v52:
## sig_altmult_add
module sig_altmult_add
(
	input signed [15:0] dataa, datab, datac, datad,
	input 		clock, aclr,
	output reg 	[32:0] result
);
Size: ~2600 cells after synthesis, roughly 160 flip-flops, about 99 I/O pins, roughly 26000 um2 of cells after synthesis.
export LEC_CHECK = 0
export CAP_MARGIN = 20
export CELL_PAD_IN_SITES_DETAIL_PLACEMENT = 1
export CELL_PAD_IN_SITES_GLOBAL_PLACEMENT = 0
export CORE_ASPECT_RATIO = 0.77
export CORE_MARGIN = 6
export CORE_UTILIZATION = 37
export CTS_CLUSTER_DIAMETER = 267
export GPL_TIMING_DRIVEN = 1
export HOLD_SLACK_MARGIN = 0.16
export MAX_ROUTING_LAYER = met4
export PLACE_DENSITY_LB_ADDON = 0.2
export SETUP_SLACK_MARGIN = 3.33
export SLEW_MARGIN = 10
create_clock -name core_clock -period 11.5 [get_ports {clock}]
run.sh (not shown) runs the stock make flow with config.mk's settings and CLKGATE_MAP_FILE=.
Every stage of the flow completed for v52, and the final layout passed the timing, design-rule and antenna checks.
Modified inputs, v36 compared to v52
Settings: CELL_PAD_IN_SITES_GLOBAL_PLACEMENT no longer set, was 0; SETUP_SLACK_MARGIN now 1.18, was 3.33; PLACE_DENSITY_LB_ADDON no longer set, was 0.2; CELL_PAD_IN_SITES_DETAIL_PLACEMENT no longer set, was 1; GPL_TIMING_DRIVEN no longer set, was 1; CORE_UTILIZATION now 66, was 37; HOLD_SLACK_MARGIN no longer set, was 0.16; SLEW_MARGIN now 20, was 10; CTS_CLUSTER_DIAMETER no longer set, was 267; CORE_ASPECT_RATIO no longer set, was 0.77; MAX_ROUTING_LAYER no longer set, was met4; CORE_MARGIN now 2, was 6; the clock period (ns, I/O delays scaled along) now 5.18, was 11.5.
- v36 finished all stages; however, its layout fails the closing checks, the failures being negative setup slack.
- v52 closes out successfully: all stages finished, all timing, DRC and antenna checks passed.
- The insertion delay at the late pin of the worst-skew pair of v36 exceeds that of v52 by 20 ps.
- v36: top fanout value on the critical path is 12 lower than what v52 reported.
- Relative to v52, the global routing met2 resource utilization of v36 is higher by 27 points.
- Diff v52 -> v36: final cell count went up 60, via count of the routed design now larger.
Input-level comparison between v57 and v36:
Settings: an added PLACE_DENSITY_LB_ADDON of 0.01; an added CTS_CLUSTER_DIAMETER of 245; a deleted SETUP_SLACK_MARGIN that had been 1.18; a change of CORE_UTILIZATION from 66 to 72; an added ABC_AREA of 1; a change of the clock period (ns, I/O delays scaled along) from 5.18 to 5.16.
Findings:
- No final results exist for v57, since it was stopped by error GRT-0232 during global routing (5_1_grt).
- Nothing crashed in v36 and all stages finished; the problem is that the final layout failed, the offending checks being negative setup slack.
- Between v57 and v36, it is v57 whose post-placement cell area is higher, by about 6%.
- Compared v57 vs v36, and post-synthesis xor/xnor area fraction is down in v57.
- Between v36 and v57, the flow reports post-CTS setup repair buffer count decreasing by more than 10%.
- On worst setup slack after placement: between v57 and v36, it ends up higher for v57.
- Max standard cell core area across v57 and v36: v57
- v36 has lower number of standard cells after synthesis than v57.
- Changes observed in v57 relative to v36: portion of the post-synthesis area used by sequential elements down 1.5 points, chip height went up, area share of fa/ha/maj cells after synthesis dropped 4.7 points.
What v30 does differently from v57 at the input level:
Settings: CTS_CLUSTER_SIZE: unset -> 47; CTS_CLUSTER_DIAMETER: 245 -> 362; ABC_AREA: 1 -> unset; the clock period (ns, I/O delays scaled along): 5.16 -> 5.43.
Notes after the runs:
Going from v57 to v30, the yosys stat chip area was found to have gone down by 2600 um2.
[v30] total nets after synthesis fell 23% relative to v57
Number of placement rows (higher): v57
Initial cell density of the core | v30 above v57
v30 vs. v57: routability congestion estimate fell 5.2%, clock tree buffer depth about even.
Of v57 and v30, the higher cell resize tally after clock tree synthesis belongs to v57.
The final report for v30 shows a completed flow and a layout that fails verification, specifically negative setup slack.
The die of v30 is smaller than the one used in v57.
Number of buffers added for setup after CTS, v57 and v30: smaller value in v30
Post-synthesis cell area, v57 and v30: smaller value in v30
Between v57 and v30, HPWL after detailed placement is lower for v30, v57 comes in above that.
For v4, these inputs were changed with respect to v30:
Settings: PLACE_DENSITY_LB_ADDON no longer set, was 0.01; CTS_CLUSTER_SIZE no longer set, was 47; CORE_UTILIZATION now 40, was 72; CTS_CLUSTER_DIAMETER no longer set, was 362; the clock period (ns, I/O delays scaled along) now 7.0, was 5.43.
[summary]
[v30] flow finished | final checks: failed | reasons: negative setup slack. v4 was carried through to the last stage, and its layout satisfied the timing, design-rule and antenna checks. Relative to v30, final worst setup slack has increased by 1090 ps in v4. v4 against v30: count of inserted antenna diode cells shows a reduction of 1; core utilization dropped 47 points; all-layer global routing usage decreased 22 points; number of antenna violations at the first check in global routing shows an increase of 1. In the route summary, v4 ends up with a via count below that of v30. v4 reports its library cell contributing the largest single delay on the critical path as sky130_fd_sc_hd__dfrtp_1 while v30 reports sky130_fd_sc_hd__fa_1.
[inputs] v28 vs v4
Settings: CELL_PAD_IN_SITES_GLOBAL_PLACEMENT now 2, previously not set; the clock period (ns, I/O delays scaled along) now 11.5, was 7.0.
--- outcome ---
- Taking v4 as the reference point, the setup skew after layout of v28 falls by 6.7 ps.
- v4 vs v28, worst setup path endpoint: mult0_result[29] vs mult1_result[31]
- Compared to v4, v28 reaches a lower achievable clock.
- Time the final worst path needs with I/O delays and setup sits higher in v28 than in v4.

sig_altmult_add again, from the RTL that the note above started with.
==> flow/design.v (excerpt) <==
module sig_altmult_add
(
	input signed [15:0] dataa, datab, datac, datad,
	input 		clock, aclr,
	output reg 	[32:0] result
);
	reg signed	[15:0] dataa_reg, datab_reg, datac_reg, datad_reg;
	reg signed	[31:0] mult0_result, mult1_result;
	always @ (posedge clock or posedge aclr) begin
    	if (aclr) begin
			dataa_reg <= {16{1'b0}};
			datab_reg <= {16{1'b0}};
			datac_reg <= {16{1'b0}};
			datad_reg <= {16{1'b0}};
			mult0_result <= {32{1'b0}};
			mult1_result <= {32{1'b0}};
			result <= {33{1'b0}};
		end
		else begin
			dataa_reg <= dataa;
			datab_reg <= datab;
			datac_reg <= datac;
			datad_reg <= datad;
			mult0_result <= dataa_reg * datab_reg;
			mult1_result <= datac_reg * datad_reg;
			result <= mult0_result + mult1_result;
		end
	end
endmodule
Settings: LEC_CHECK=0, ABC_AREA=1, CAP_MARGIN=40, CELL_PAD_IN_SITES_DETAIL_PLACEMENT=0, CORE_ASPECT_RATIO=1.22, CORE_MARGIN=3, CORE_UTILIZATION=40, CTS_CLUSTER_SIZE=48, GPL_TIMING_DRIVEN=0, SLEW_MARGIN=35, TNS_END_PERCENT=45; clock period 7.0 ns.
Rerun with:
--- a/flow/config.mk
+++ b/flow/config.mk
@@ -8,2 +8,2 @@
-export ABC_AREA = 1
-export CAP_MARGIN = 40
+export ABC_AREA = 0
+export CAP_MARGIN = 5
@@ -11 +11 @@
-export CORE_ASPECT_RATIO = 1.22
+export CORE_ASPECT_RATIO = 1.02
@@ -14,3 +14,3 @@
-export CTS_CLUSTER_SIZE = 48
-export GPL_TIMING_DRIVEN = 0
-export SLEW_MARGIN = 35
+export CTS_CLUSTER_SIZE = 21
+export GPL_TIMING_DRIVEN = 1
+export SLEW_MARGIN = 10
After rerunning: Hold slack degrades by 0.0035 ns; routed wire length falls by a quarter to a third; synthesized cell count falls by a quarter to a third; area after synthesis falls by roughly a tenth.

The RTL this note starts from:
==> flow/design.v <==
module sig_altmult_add
(
	input signed [15:0] dataa, datab, datac, datad,
	input 		clock, aclr,
	output reg 	[32:0] result
);
	reg signed	[15:0] dataa_reg, datab_reg, datac_reg, datad_reg;
	reg signed	[31:0] mult0_result, mult1_result;
	always @ (posedge clock or posedge aclr) begin
    	if (aclr) begin
			dataa_reg <= {16{1'b0}};
			datab_reg <= {16{1'b0}};
			datac_reg <= {16{1'b0}};
			datad_reg <= {16{1'b0}};
			mult0_result <= {32{1'b0}};
			mult1_result <= {32{1'b0}};
			result <= {33{1'b0}};
		end
		else begin
			dataa_reg <= dataa;
			datab_reg <= datab;
			datac_reg <= datac;
			datad_reg <= datad;
			mult0_result <= dataa_reg * datab_reg;
			mult1_result <= datac_reg * datad_reg;
			result <= mult0_result + mult1_result;
		end
	end
endmodule
==> flow/config.mk <==
export PLATFORM = sky130hd
export DESIGN_NAME = sig_altmult_add
export DESIGN_NICKNAME = sig_altmult_add
export VERILOG_FILES = /design/flow/design.v
export SDC_FILE = /design/flow/constraint.sdc
export NUM_CORES = 4
export LEC_CHECK = 0
export ABC_AREA = 1
export CAP_MARGIN = 10
export CELL_PAD_IN_SITES_DETAIL_PLACEMENT = 0
export CORE_MARGIN = 2
export CORE_UTILIZATION = 38
export CTS_CLUSTER_DIAMETER = 266
export CTS_CLUSTER_SIZE = 100
export GPL_ROUTABILITY_DRIVEN = 0
export MAX_ROUTING_LAYER = met5
export MIN_ROUTING_LAYER = met1
export PLACE_DENSITY_LB_ADDON = 0.3
export SETUP_SLACK_MARGIN = -0.52
export SLEW_MARGIN = 20
export TNS_END_PERCENT = 10
==> flow/constraint.sdc <==
create_clock -name core_clock -period 5.24 [get_ports {clock}]
set_input_delay 1.0480 -clock core_clock [delete_from_list [all_inputs] [get_ports {clock}]]
set_output_delay 1.0480 -clock core_clock [all_outputs]
set_load 0.01 [all_outputs]
The baseline produced a layout that fails on negative setup slack.
Then changed:
ABC_AREA = unset   (was 1)
CELL_PAD_IN_SITES_DETAIL_PLACEMENT = 2   (was 0)
CORE_MARGIN = 5   (was 2)
CORE_UTILIZATION = 47   (was 38)
CTS_CLUSTER_DIAMETER = 46   (was 266)
CTS_CLUSTER_SIZE = unset   (was 100)
GPL_ROUTABILITY_DRIVEN = 1   (was 0)
GPL_TIMING_DRIVEN = 0   (was unset)
MAX_ROUTING_LAYER = met4   (was met5)
MIN_ROUTING_LAYER = met2   (was met1)
PLACE_DENSITY_LB_ADDON = 0.1   (was 0.3)
SETUP_SLACK_MARGIN = 0.72   (was -0.52)
TNS_END_PERCENT = unset   (was 10)
The changed run stopped in clock tree synthesis (4_1_cts) on DPL-0033.
Die area falls by about a fifth.
Synthesized area falls by roughly a tenth.
Synthesized cell count fell by a quarter to a third.
Then changed:
ABC_AREA = 1   (was unset)
CELL_PAD_IN_SITES_DETAIL_PLACEMENT = 0   (was 2)
CELL_PAD_IN_SITES_GLOBAL_PLACEMENT = 2   (was unset)
CORE_MARGIN = 2   (was 5)
CORE_UTILIZATION = 35   (was 47)
CTS_CLUSTER_DIAMETER = 266   (was 46)
CTS_CLUSTER_SIZE = 100   (was unset)
GPL_ROUTABILITY_DRIVEN = 0   (was 1)
GPL_TIMING_DRIVEN = unset   (was 0)
MAX_ROUTING_LAYER = met5   (was met4)
MIN_ROUTING_LAYER = met1   (was met2)
PLACE_DENSITY = 0.95   (was unset)
PLACE_DENSITY_LB_ADDON = unset   (was 0.1)
SETUP_SLACK_MARGIN = -0.52   (was 0.72)
TNS_END_PERCENT = 10   (was unset)
Outcome:
- This time the run reached the layout checks and failed them: negative setup slack
- die size climbs by well over a third
- synthesized area climbs by roughly a tenth
- synthesized cell count climbs by well over a third
Then changed:
ABC_AREA = unset   (was 1)
CELL_PAD_IN_SITES_DETAIL_PLACEMENT = 2   (was 0)
CELL_PAD_IN_SITES_GLOBAL_PLACEMENT = 3   (was 2)
CORE_MARGIN = 5   (was 2)
CORE_UTILIZATION = 47   (was 35)
CTS_CLUSTER_DIAMETER = 46   (was 266)
CTS_CLUSTER_SIZE = unset   (was 100)
GPL_ROUTABILITY_DRIVEN = 1   (was 0)
GPL_TIMING_DRIVEN = 0   (was unset)
HOLD_SLACK_MARGIN = 0.15   (was unset)
MAX_ROUTING_LAYER = met4   (was met5)
MIN_ROUTING_LAYER = met2   (was met1)
PLACE_DENSITY = unset   (was 0.95)
SETUP_SLACK_MARGIN = 0.72   (was -0.52)
TNS_END_PERCENT = unset   (was 10)
After rerunning: The new run ended with an error in clock tree synthesis (4_1_cts). Synthesized cell count falls by 28%. Die area falls by 29%. Synthesized area falls by 9.3%.

## run 1
Starts from the design.v that is shown in full above.
==> flow/config.mk <==
export PLATFORM = sky130hd
export DESIGN_NAME = sig_altmult_add
export DESIGN_NICKNAME = sig_altmult_add
export VERILOG_FILES = /design/flow/design.v
export SDC_FILE = /design/flow/constraint.sdc
export NUM_CORES = 4
export LEC_CHECK = 0
export CAP_MARGIN = 10
export CELL_PAD_IN_SITES_DETAIL_PLACEMENT = 0
export CORE_ASPECT_RATIO = 1.39
export CORE_MARGIN = 2
export CORE_UTILIZATION = 72
export CTS_CLUSTER_DIAMETER = 312
export CTS_CLUSTER_SIZE = 35
export GPL_ROUTABILITY_DRIVEN = 1
export HOLD_SLACK_MARGIN = -0.05
export MAX_ROUTING_LAYER = met5
export MIN_ROUTING_LAYER = met1
export PLACE_DENSITY = 0.35
export SETUP_SLACK_MARGIN = 0.93
export SLEW_MARGIN = 20
==> flow/constraint.sdc <==
create_clock -name core_clock -period 6.34 [get_ports {clock}]
set_input_delay 1.2680 -clock core_clock [delete_from_list [all_inputs] [get_ports {clock}]]
set_output_delay 1.2680 -clock core_clock [all_outputs]
set_load 0.01 [all_outputs]
The final layout from run 1, which completed every stage, passed the timing, design-rule and antenna checks at the end of the flow.
[inputs] run 2 vs run 1
# run 1
export LEC_CHECK = 0
export CAP_MARGIN = 10
export CELL_PAD_IN_SITES_DETAIL_PLACEMENT = 0
export CORE_ASPECT_RATIO = 1.39
export CORE_MARGIN = 2
export CORE_UTILIZATION = 72
export CTS_CLUSTER_DIAMETER = 312
export CTS_CLUSTER_SIZE = 35
export GPL_ROUTABILITY_DRIVEN = 1
export HOLD_SLACK_MARGIN = -0.05
export MAX_ROUTING_LAYER = met5
export MIN_ROUTING_LAYER = met1
export PLACE_DENSITY = 0.35
export SETUP_SLACK_MARGIN = 0.93
export SLEW_MARGIN = 20
create_clock -name core_clock -period 6.34 [get_ports {clock}]
# run 2
export LEC_CHECK = 0
export CAP_MARGIN = 10
export CELL_PAD_IN_SITES_DETAIL_PLACEMENT = 0
export CORE_MARGIN = 2
export CORE_UTILIZATION = 72
export CTS_CLUSTER_DIAMETER = 79
export CTS_CLUSTER_SIZE = 46
export GPL_ROUTABILITY_DRIVEN = 1
export MAX_ROUTING_LAYER = met5
export MIN_ROUTING_LAYER = met1
export PLACE_DENSITY_LB_ADDON = 0.1
export SETUP_SLACK_MARGIN = 0.72
export SLEW_MARGIN = 20
create_clock -name core_clock -period 7.35 [get_ports {clock}]
Findings:
- Relative to run 1, the final period demand of the worst path of run 2 is higher by 0.39 ns.
- Global-route usage: run 2 vs run 1 down 3.2 points
- Buffering overhead was lower in the run labelled run 2.
- Re tally of clock buffers in the finished layout: no difference whatsoever between run 1 and run 2.
- Taking run 1 as the reference, in run 2 global routing met1 resource utilization increased by 2.2 points relative to the old numbers; number of max-slew violations in the final report closely matched the old numbers.
- Changes observed in run 2 relative to run 1: first-pass GRT wire length has decreased, cell count moved down.
--- input diff run 2..run 3 ---
# run 2
export LEC_CHECK = 0
export CAP_MARGIN = 10
export CELL_PAD_IN_SITES_DETAIL_PLACEMENT = 0
export CORE_MARGIN = 2
export CORE_UTILIZATION = 72
export CTS_CLUSTER_DIAMETER = 79
export CTS_CLUSTER_SIZE = 46
export GPL_ROUTABILITY_DRIVEN = 1
export MAX_ROUTING_LAYER = met5
export MIN_ROUTING_LAYER = met1
export PLACE_DENSITY_LB_ADDON = 0.1
export SETUP_SLACK_MARGIN = 0.72
export SLEW_MARGIN = 20
create_clock -name core_clock -period 7.35 [get_ports {clock}]
# run 3
export LEC_CHECK = 0
export CAP_MARGIN = 20
export CORE_MARGIN = 2
export CORE_UTILIZATION = 20
export SLEW_MARGIN = 20
create_clock -name core_clock -period 10.2 [get_ports {clock}]
Results
- Run 3 did not stop at any stage, and its layout met the timing, design-rule and antenna checks.
- Between run 2 and run 3, setup slack is higher for run 3, run 2 comes in under that.
- Run 3 — non-clock buffer count 5 lower, run 2 as reference
- Tightest slew margin relative to the limit: run 2 and run 3 compared, higher one is run 2
- Re time the final worst path needs with I/O delays and setup: run 3 is 0.37 ns up on run 2.
- Routed wire length for run 3: about 11% up relative to run 2
- NOTE: die height in run 3 exceeds that of run 2
- Run 2 -> run 3: number of levels the H-tree was split into delta 0, exact match
- In the metrics for run 2 and run 3, the one carrying the lower post-CTS resize count is run 3.
- The lower layout overhead on the synthesized area came out of run 2.
- On cell area: run 3 sits above run 2.
- Number of buffers and inverters on the critical path ends up higher on run 2.
Inputs modified between run 3 and run 4:
# run 3
export LEC_CHECK = 0
export CAP_MARGIN = 20
export CORE_MARGIN = 2
export CORE_UTILIZATION = 20
export SLEW_MARGIN = 20
create_clock -name core_clock -period 10.2 [get_ports {clock}]
# run 4
export LEC_CHECK = 0
export ABC_AREA = 1
export CAP_MARGIN = 20
export CORE_MARGIN = 2
export CORE_UTILIZATION = 72
export CTS_CLUSTER_DIAMETER = 213
export PLACE_DENSITY_LB_ADDON = 0.01
export SLEW_MARGIN = 20
create_clock -name core_clock -period 5.14 [get_ports {clock}]
Notes after the runs:
Run 4: aborted in 5_1_grt (tool error). [compare] base=run 3 new=run 4: total die area fell by 69%, post-synth design cell area rose by 10%, multiplexer share of the synthesized area fell 0.20 points, compound-gate portion of the synthesized area went down by 4.0 points, post-synthesis xor/xnor area fraction went down by 1.4 points.
#### Input delta (run 5 over run 4)
# run 4
export LEC_CHECK = 0
export ABC_AREA = 1
export CAP_MARGIN = 20
export CORE_MARGIN = 2
export CORE_UTILIZATION = 72
export CTS_CLUSTER_DIAMETER = 213
export PLACE_DENSITY_LB_ADDON = 0.01
export SLEW_MARGIN = 20
create_clock -name core_clock -period 5.14 [get_ports {clock}]
# run 5
export LEC_CHECK = 0
export CAP_MARGIN = 20
export CORE_MARGIN = 2
export CORE_UTILIZATION = 40
export SLEW_MARGIN = 20
create_clock -name core_clock -period 6.78 [get_ports {clock}]
==> comparison <==
Comparing run 5 against run 4, there is no change at all in worst-case clock buffer depth.
Summary: with run 4 as the reference, synthesized area in run 5 moved down by a little under 10%.
Total cell area at the placement stage, run 5 vs run 4: down by more than 10%
Run 5 went all the way through the flow, and no timing, DRC or antenna check failed.
Diff run 4 -> run 5: yosys synthesis chip area saw a decrease; fraction of synthesized area in multiplexers shows an increase of 0.20 points.
Relative to run 4, the post-synthesis average cell area of run 5 is higher by 26%.
NOTE synthesized cell count run 4->run 5 decreased by more than a quarter
Cmp run 4 and run 5 / sequential-to-total area share from yosys stat / higher: run 5
